==> inputs of run a <==
// complex_multiplier
module complex_multiplier#(parameter INPUT_DATA_WIDTH = 16)
    (
        input  wire                                    i_clk,
        input  wire                                    i_rst,
        input  wire signed [INPUT_DATA_WIDTH-1:0]      i_real_h,
        input  wire signed [INPUT_DATA_WIDTH-1:0]      i_imag_h,
        input  wire signed [INPUT_DATA_WIDTH-1:0]      i_real_y,
        input  wire signed [INPUT_DATA_WIDTH-1:0]      i_imag_y,
        output reg  signed [INPUT_DATA_WIDTH*2:0]      o_real,
        output reg  signed [INPUT_DATA_WIDTH*2:0]      o_imag
    );
make LEC_CHECK=0 CAP_MARGIN=20 CELL_PAD_IN_SITES_GLOBAL_PLACEMENT=1 CORE_MARGIN=4 CORE_UTILIZATION=51 CTS_CLUSTER_DIAMETER=330 CTS_CLUSTER_SIZE=54 GPL_TIMING_DRIVEN=0 PLACE_DENSITY_LB_ADDON=0.26 SETUP_SLACK_MARGIN=-0.57 SLEW_MARGIN=5 TNS_END_PERCENT=15 finish   # period 5.8 ns
run.sh (not shown) runs the stock make flow with config.mk's settings and CLKGATE_MAP_FILE=.
==> inputs of run b, as changes to run a <==
==> flow/config.mk (replaced) <==
export PLATFORM = sky130hd
export DESIGN_NAME = complex_multiplier
export DESIGN_NICKNAME = complex_multiplier
export VERILOG_FILES = /design/flow/design.v
export SDC_FILE = /design/flow/constraint.sdc
export NUM_CORES = 4
export LEC_CHECK = 0
export CAP_MARGIN = 20
export CELL_PAD_IN_SITES_GLOBAL_PLACEMENT = 0
export CORE_MARGIN = 2
export CORE_UTILIZATION = 72
export CTS_CLUSTER_SIZE = 54
export SETUP_SLACK_MARGIN = 1.93
export SLEW_MARGIN = 15
==> flow/constraint.sdc (replaced) <==
create_clock -name core_clock -period 6.88 [get_ports {i_clk}]
set_input_delay 1.3760 -clock core_clock [delete_from_list [all_inputs] [get_ports {i_clk}]]
set_output_delay 1.3760 -clock core_clock [all_outputs]
set_load 0.01 [all_outputs]
==> inputs of run c, as changes to run a <==
==> flow/config.mk (replaced) <==
export PLATFORM = sky130hd
export DESIGN_NAME = complex_multiplier
export DESIGN_NICKNAME = complex_multiplier
export VERILOG_FILES = /design/flow/design.v
export SDC_FILE = /design/flow/constraint.sdc
export NUM_CORES = 4
export LEC_CHECK = 0
export ABC_AREA = 1
export CAP_MARGIN = 20
export CORE_MARGIN = 2
export CORE_UTILIZATION = 72
export SLEW_MARGIN = 20
==> flow/constraint.sdc (replaced) <==
create_clock -name core_clock -period 10.9 [get_ports {i_clk}]
set_input_delay 2.1800 -clock core_clock [delete_from_list [all_inputs] [get_ports {i_clk}]]
set_output_delay 2.1800 -clock core_clock [all_outputs]
set_load 0.01 [all_outputs]
==> inputs of run d, as changes to run a <==
==> flow/config.mk (replaced) <==
export PLATFORM = sky130hd
export DESIGN_NAME = complex_multiplier
export DESIGN_NICKNAME = complex_multiplier
export VERILOG_FILES = /design/flow/design.v
export SDC_FILE = /design/flow/constraint.sdc
export NUM_CORES = 4
export LEC_CHECK = 0
export CAP_MARGIN = 20
export CORE_MARGIN = 2
export CORE_UTILIZATION = 72
export HOLD_SLACK_MARGIN = -0.08
export MAX_ROUTING_LAYER = met4
export SLEW_MARGIN = 20
==> flow/constraint.sdc (replaced) <==
create_clock -name core_clock -period 6.67 [get_ports {i_clk}]
set_input_delay 1.3340 -clock core_clock [delete_from_list [all_inputs] [get_ports {i_clk}]]
set_output_delay 1.3340 -clock core_clock [all_outputs]
set_load 0.01 [all_outputs]
==> results.txt <==
run metrics: status=failed layout checks, SO Faults=setup timing, Tmin final=between 6000 and 7000 ps, Combinational Area=39450 um2, fin crit share=120.2%, PortBufs=between 100 and 150, core area=between 90000 and 100000 um2, gpl congestion=~1, FF+latch area=just under 4000 um2, final worst slack=-1173 ps, CP Class=in -> reg, Setup-failing EPs final=78, cell type taking the most area=combinational gates
The numbers above come from run a.

==> results.txt <==
run metrics: Tmin final=roughly 8500 ps, Combinational Area=approximately 40000 um2, PortBufs=~130, tally of yosys warning messages=1, status=timing/DRC/antenna clean, core area=approximately 72000 um2, FF+latch area=about 3900 um2, fin crit share=77.86%, Setup-failing EPs final=0, final worst slack=roughly 2400 ps, cell type taking the most area=combinational gates, CP Class=in -> reg
The numbers above come from run c.

==> results.txt <==
run results: gpl congestion=around 0.99, tally of yosys warning messages=1, PortBufs=131, status=did not finish, ys async rst share=0%, Largest logic family=adder cells, Global Route met2 Usage=92.73%, EDFF count, synth=0, Run Error=[ERROR GRT-0232] Routing congestion too high. Check the congestion heatmap in the GUI., Stopped at=global routing, cell with the most instances after synthesis=inv_1, Distinct cells, synth=73, fa+ha+maj area frac=a little over half, core area=64580 um2
The numbers above come from run b.

==> results.txt <==
run results: Clock Path Buffers=2, Inst Count DP=6547, core area=between 60000 and 70000 um2, Largest logic family=adder cells, gpl congestion=around 0.95, PortBufs=131, status=did not finish, Stopped at=global routing
The numbers above come from run d.


========
==> tundra: inputs <==
complex_multiplier again, from the RTL that the note above started with.
make LEC_CHECK=0 ABC_AREA=1 CAP_MARGIN=5 CORE_MARGIN=2 CORE_UTILIZATION=72 CTS_CLUSTER_DIAMETER=270 CTS_CLUSTER_SIZE=42 HOLD_SLACK_MARGIN=0.28 MAX_ROUTING_LAYER=met4 PLACE_DENSITY=0.64 SETUP_SLACK_MARGIN=0.76 SLEW_MARGIN=20 finish   # period 5.0 ns
==> inputs of willow, as changes to tundra <==
Settings changed: CELL_PAD_IN_SITES_GLOBAL_PLACEMENT set to 0, CORE_ASPECT_RATIO set to 0.92, CTS_CLUSTER_DIAMETER 270 to 349, CTS_CLUSTER_SIZE 42 to 39, HOLD_SLACK_MARGIN 0.28 to unset, MAX_ROUTING_LAYER met4 to unset, SETUP_SLACK_MARGIN 0.76 to -0.22, SLEW_MARGIN 20 to 5.
==> flow/constraint.sdc (replaced) <==
create_clock -name core_clock -period 3.61 [get_ports {i_clk}]
set_input_delay 0.7220 -clock core_clock [delete_from_list [all_inputs] [get_ports {i_clk}]]
set_output_delay 0.7220 -clock core_clock [all_outputs]
set_load 0.01 [all_outputs]
==> summary of the runs <==
In synthesized area, willow and tundra do not differ. Die area is about the same in tundra and willow. tundra never finished: it broke off in clock tree synthesis (4_1_cts) (DPL-0033). willow never finished: it broke off in global routing (5_1_grt) on GRT-0116. Synthesized cell count is the same in willow and tundra.

========
==> run D <==
complex_multiplier again, from the RTL that the note above started with.
Design complex_multiplier, start of the top module:
module complex_multiplier#(parameter INPUT_DATA_WIDTH = 16)
    (
        input  wire                                    i_clk,
        input  wire                                    i_rst,
        input  wire signed [INPUT_DATA_WIDTH-1:0]      i_real_h,
        input  wire signed [INPUT_DATA_WIDTH-1:0]      i_imag_h,
        input  wire signed [INPUT_DATA_WIDTH-1:0]      i_real_y,
        input  wire signed [INPUT_DATA_WIDTH-1:0]      i_imag_y,
        output reg  signed [INPUT_DATA_WIDTH*2:0]      o_real,
        output reg  signed [INPUT_DATA_WIDTH*2:0]      o_imag
    );
clock: 6.29 ns
lec_check: 0
abc_area: 1
cap_margin: 35
cell_pad_in_sites_global_placement: 3
core_margin: 2
core_utilization: 23
hold_slack_margin: -0.06
max_routing_layer: met4
place_density_lb_addon: 0.22
slew_margin: 20
tns_end_percent: 45
==> inputs of run X, as changes to run D <==
==> flow/config.mk (replaced) <==
export PLATFORM = sky130hd
export DESIGN_NAME = complex_multiplier
export DESIGN_NICKNAME = complex_multiplier
export VERILOG_FILES = /design/flow/design.v
export SDC_FILE = /design/flow/constraint.sdc
export NUM_CORES = 4
export LEC_CHECK = 0
export ABC_AREA = 1
export CAP_MARGIN = 0
export CORE_MARGIN = 2
export CORE_UTILIZATION = 72
export CTS_CLUSTER_DIAMETER = 248
export CTS_CLUSTER_SIZE = 96
export PLACE_DENSITY = 0.42
export SETUP_SLACK_MARGIN = 0.3
export SLEW_MARGIN = 20
export TNS_END_PERCENT = 15
==> flow/constraint.sdc (replaced) <==
create_clock -name core_clock -period 5.51 [get_ports {i_clk}]
set_input_delay 1.1020 -clock core_clock [delete_from_list [all_inputs] [get_ports {i_clk}]]
set_output_delay 1.1020 -clock core_clock [all_outputs]
set_load 0.01 [all_outputs]
==> inputs of run M, as changes to run D <==
==> flow/config.mk (replaced) <==
export PLATFORM = sky130hd
export DESIGN_NAME = complex_multiplier
export DESIGN_NICKNAME = complex_multiplier
export VERILOG_FILES = /design/flow/design.v
export SDC_FILE = /design/flow/constraint.sdc
export NUM_CORES = 4
export LEC_CHECK = 0
export CAP_MARGIN = 20
export CORE_MARGIN = 2
export CORE_UTILIZATION = 40
export SLEW_MARGIN = 20
==> flow/constraint.sdc (replaced) <==
create_clock -name core_clock -period 5.42 [get_ports {i_clk}]
set_input_delay 1.0840 -clock core_clock [delete_from_list [all_inputs] [get_ports {i_clk}]]
set_output_delay 1.0840 -clock core_clock [all_outputs]
set_load 0.01 [all_outputs]
==> results.cfg <==
; flow metrics
[clocking]
postCtsSetupRepairBufs = 203

[die]
placeableCoreArea_um2 = 71700
die_area_um2 = 74900

[synth]
top_cells_by_count = 2152 x inv_1, 2097 x nand2_1, 1050 x fa_1
ys_sh_adder_pct = 49.5
syn_area_per_cell_um2 = 7.20

[run_status]
outcome = aborted with a tool error
stop_stage = 5_1_grt
error_line = [ERROR GRT-0116] Global routing finished with congestion. Check the congestion regions in the DRC Viewer.

[placement]
post-place-cells = 8818
post_dp_cell_area_um2 = 60400

[global_routing]
use_met2_pct = 102
met1_usage_pct = 86.0
(the above is from run X)
==> results.cfg <==
; implementation run metrics
[layout]
inverters = 2153

[clocking]
clk_path_buf_depth = 2
postCtsSetupRepairBufs = 39

[sta]
fmax_ghz = 0.164

[synth]
top_cells_by_count = 2152 x inv_1, 2097 x nand2_1, 1050 x fa_1
syn_area_per_cell_um2 = 7.20

[run_status]
outcome = finished clean

[run]
warning_count = 27

[global_routing]
use_met2_pct = 28.9
met1_usage_pct = 25.7

[hold_path]
min_from = bd[0]

[die]
placeableCoreArea_um2 = 227000
die_area_um2 = 231000

[setup_path]
crit_arrival_ps = 6610
r2r-end = o_real[20]

[placement]
post_dp_cell_area_um2 = 63500
post-place-cells = 11000
(the above is from run D)
==> results.cfg <==
; implementation run metrics
[synth]
ys_sh_adder_pct = 55.0
syn_area_per_cell_um2 = 9.09

[placement]
post_dp_cell_area_um2 = 56700
post-place-cells = 7294

[sta]
finalSetupViolCount = 81
fin_ws_ps = -1040

[clocking]
postCtsSetupRepairBufs = 259
cts_sinks = 194

[global_routing]
use_met2_pct = 42.1

[run_status]
outcome = complete, but fails checks
violations = negative setup slack
(the above is from run M)

========
==> inputs of 02-06 <==
==> flow/design.v <==
`timescale 1ns / 1ps
module complex_multiplier#(parameter INPUT_DATA_WIDTH = 16)
    (
        input  wire                                    i_clk,
        input  wire                                    i_rst,
        input  wire signed [INPUT_DATA_WIDTH-1:0]      i_real_h,
        input  wire signed [INPUT_DATA_WIDTH-1:0]      i_imag_h,
        input  wire signed [INPUT_DATA_WIDTH-1:0]      i_real_y,
        input  wire signed [INPUT_DATA_WIDTH-1:0]      i_imag_y,
        output reg  signed [INPUT_DATA_WIDTH*2:0]      o_real,
        output reg  signed [INPUT_DATA_WIDTH*2:0]      o_imag
    );
    reg signed [INPUT_DATA_WIDTH*2-1:0] ac;
    reg signed [INPUT_DATA_WIDTH*2-1:0] ad;
    reg signed [INPUT_DATA_WIDTH*2-1:0] cb;
    reg signed [INPUT_DATA_WIDTH*2-1:0] bd;
    always@(posedge i_clk) begin
        if(i_rst)begin
            o_real <= 0;
            o_imag <= 0;
            ac     <= 0;
            ad     <= 0;
            cb     <= 0;
            bd     <= 0;
        end         
        else begin
            ac <= i_real_h * i_real_y;
            ad <= i_real_h * i_imag_y;
            cb <= i_real_y * i_imag_h;
            bd <= i_imag_h * i_imag_y;
            o_real <= ac - bd;
            o_imag <= ad + cb;
        end
    end
endmodule
==> flow/run.sh <==
#!/bin/bash
# the make line also repeats each setting of config.mk as NAME=value (left out here)
make -C /OpenROAD-flow-scripts/flow DESIGN_CONFIG=/design/flow/config.mk WORK_HOME=/design/flow/orfs CLKGATE_MAP_FILE= finish
==> flow/config.mk <==
export PLATFORM = sky130hd
export DESIGN_NAME = complex_multiplier
export DESIGN_NICKNAME = complex_multiplier
export VERILOG_FILES = /design/flow/design.v
export SDC_FILE = /design/flow/constraint.sdc
export NUM_CORES = 4
export LEC_CHECK = 0
export CAP_MARGIN = 20
export CORE_MARGIN = 2
export CORE_UTILIZATION = 40
export MAX_ROUTING_LAYER = met4
export PLACE_DENSITY_LB_ADDON = 0.12
export SLEW_MARGIN = 20
==> flow/constraint.sdc <==
create_clock -name core_clock -period 10.0 [get_ports {i_clk}]
set_input_delay 2.0000 -clock core_clock [delete_from_list [all_inputs] [get_ports {i_clk}]]
set_output_delay 2.0000 -clock core_clock [all_outputs]
set_load 0.01 [all_outputs]
==> 09-22 (differences from 02-06) <==
--- a/flow/config.mk
+++ b/flow/config.mk
@@ -6,8 +6,9 @@
 export NUM_CORES = 4
 export LEC_CHECK = 0
-export CAP_MARGIN = 20
+export CAP_MARGIN = 40
 export CORE_MARGIN = 2
-export CORE_UTILIZATION = 40
+export CORE_UTILIZATION = 72
 export MAX_ROUTING_LAYER = met4
-export PLACE_DENSITY_LB_ADDON = 0.12
+export PLACE_DENSITY_LB_ADDON = 0.01
+export SETUP_SLACK_MARGIN = 1.74
 export SLEW_MARGIN = 20
==> flow/constraint.sdc (replaced) <==
create_clock -name core_clock -period 6.88 [get_ports {i_clk}]
set_input_delay 1.3760 -clock core_clock [delete_from_list [all_inputs] [get_ports {i_clk}]]
set_output_delay 1.3760 -clock core_clock [all_outputs]
set_load 0.01 [all_outputs]
==> GITHUB_STEP_SUMMARY <==
### Yosys + OpenROAD results

| Metric | Value |
|---|---|
| Worst setup EP type | register |
| Largest net degree at the start of global routing | 85 |
| Crit-path cells | clkdlybuf4s50_1 -> nand2_1 -> inv_1 -> fa_1 -> fa_1 -> fa_1 -> fa_1 -> fa_1 -> inv_1 -> fa_1 -> inv_1 -> ha_1 -> a21o_1 -> a2111oi_0 -> o311ai_0 -> a41oi_1 -> nor4_1 -> o31ai_1 -> a21boi_0 -> a211oi_1 |
| Tap cell count | around 1500 |
| Logic inverters | 1204 |
| Status | finished clean |
| Wire length on met2 | 64.5 mm |
| Post-DP Area | 50600 um2 |
| WHS | just over 500 ps |
| Setup repair bufs after CTS | 0 |
the above is filed under 02-06

==> GITHUB_STEP_SUMMARY <==
## Implementation flow summary

| Metric | Value |
|---|---|
| Status | stopped before the end |
| Fail Step | global routing (5_1_grt) |
| First error | [ERROR GRT-0232] Routing congestion too high. Check the congestion heatmap in the GUI. |
| Placer congestion estimate | roughly 1.0 |
| Post-DP Area | roughly 55000 um2 |
| Main flop type | dfxtp_1 |
| Setup repair bufs after CTS | 198 |
| GR Layer Usage met3 | between 70% and 80% |
| Synthesis-stage register bit count | just under 200 |
| Basic Gates by Area | between 15 and 20% |
| GR Util met2 | 101% |
| Max clock buf depth | 2 |
| Die height | ~260 um |
the above is filed under 09-22


========
==> branch maple <==
Starts from the design.v that is shown in full above.
export LEC_CHECK = 0
export CAP_MARGIN = 20
export CORE_MARGIN = 10
export CORE_UTILIZATION = 53
export CTS_CLUSTER_DIAMETER = 336
export CTS_CLUSTER_SIZE = 100
export SLEW_MARGIN = 20
export TNS_END_PERCENT = 5
create_clock -name core_clock -period 10.0 [get_ports {i_clk}]
==> branch cedar (differences from branch maple) <==
==> flow/config.mk (replaced) <==
export PLATFORM = sky130hd
export DESIGN_NAME = complex_multiplier
export DESIGN_NICKNAME = complex_multiplier
export VERILOG_FILES = /design/flow/design.v
export SDC_FILE = /design/flow/constraint.sdc
export NUM_CORES = 4
export LEC_CHECK = 0
export CAP_MARGIN = 20
export CELL_PAD_IN_SITES_GLOBAL_PLACEMENT = 0
export CORE_MARGIN = 2
export CORE_UTILIZATION = 68
export CTS_CLUSTER_SIZE = 54
export SETUP_SLACK_MARGIN = -0.46
export SLEW_MARGIN = 5
==> flow/constraint.sdc (replaced) <==
create_clock -name core_clock -period 5.92 [get_ports {i_clk}]
set_input_delay 1.1840 -clock core_clock [delete_from_list [all_inputs] [get_ports {i_clk}]]
set_output_delay 1.1840 -clock core_clock [all_outputs]
set_load 0.01 [all_outputs]
==> branch onyx (differences from branch maple) <==
--- a/flow/config.mk
+++ b/flow/config.mk
@@ -6,9 +6,9 @@
 export NUM_CORES = 4
 export LEC_CHECK = 0
 export CAP_MARGIN = 20
-export CORE_MARGIN = 10
-export CORE_UTILIZATION = 53
-export CTS_CLUSTER_DIAMETER = 336
-export CTS_CLUSTER_SIZE = 100
+export CORE_MARGIN = 2
+export CORE_UTILIZATION = 72
+export MAX_ROUTING_LAYER = met4
+export PLACE_DENSITY = 0.95
 export SLEW_MARGIN = 20
 export TNS_END_PERCENT = 5
==> flow/constraint.sdc (replaced) <==
create_clock -name core_clock -period 6.89 [get_ports {i_clk}]
set_input_delay 1.3780 -clock core_clock [delete_from_list [all_inputs] [get_ports {i_clk}]]
set_output_delay 1.3780 -clock core_clock [all_outputs]
set_load 0.01 [all_outputs]
==> comparison table <==
| metric | branch onyx | branch maple | branch cedar |
|---|---|---|---|
| Outcome | did not finish | timing/DRC/antenna clean | finished with violations |
| Stage where the flow stopped | global routing | - | - |
| Violated checks | - | - | setup timing |
| Worst slack on hold paths | - | 0.5326 ns | 0.5153 ns |
| End of the worst register-to-register path | - | o_real[30] | o_imag[28] |
| Iter 0 DRT Violations | - | 2217 | 3412 |
| Sink of the worst hold path | - | o_real[0] | o_real[0] |
| Total number of vias | - | 34320 | 37970 |
| Detail-routed via count per cell | - | 5.344 | 5.620 |
| Placed cell areas | 54060 um2 | 50120 um2 | 54900 um2 |
| Fin worst setup slack | - | 1.176 ns | -0.6348 ns |
| Chip Width | 259.9 um | 318.3 um | 267.4 um |
| Post-layout net count | - | 6751 | 7314 |
| Maximum cell stage delay along the critical path | - | 0.97 ns | 0.58 ns |
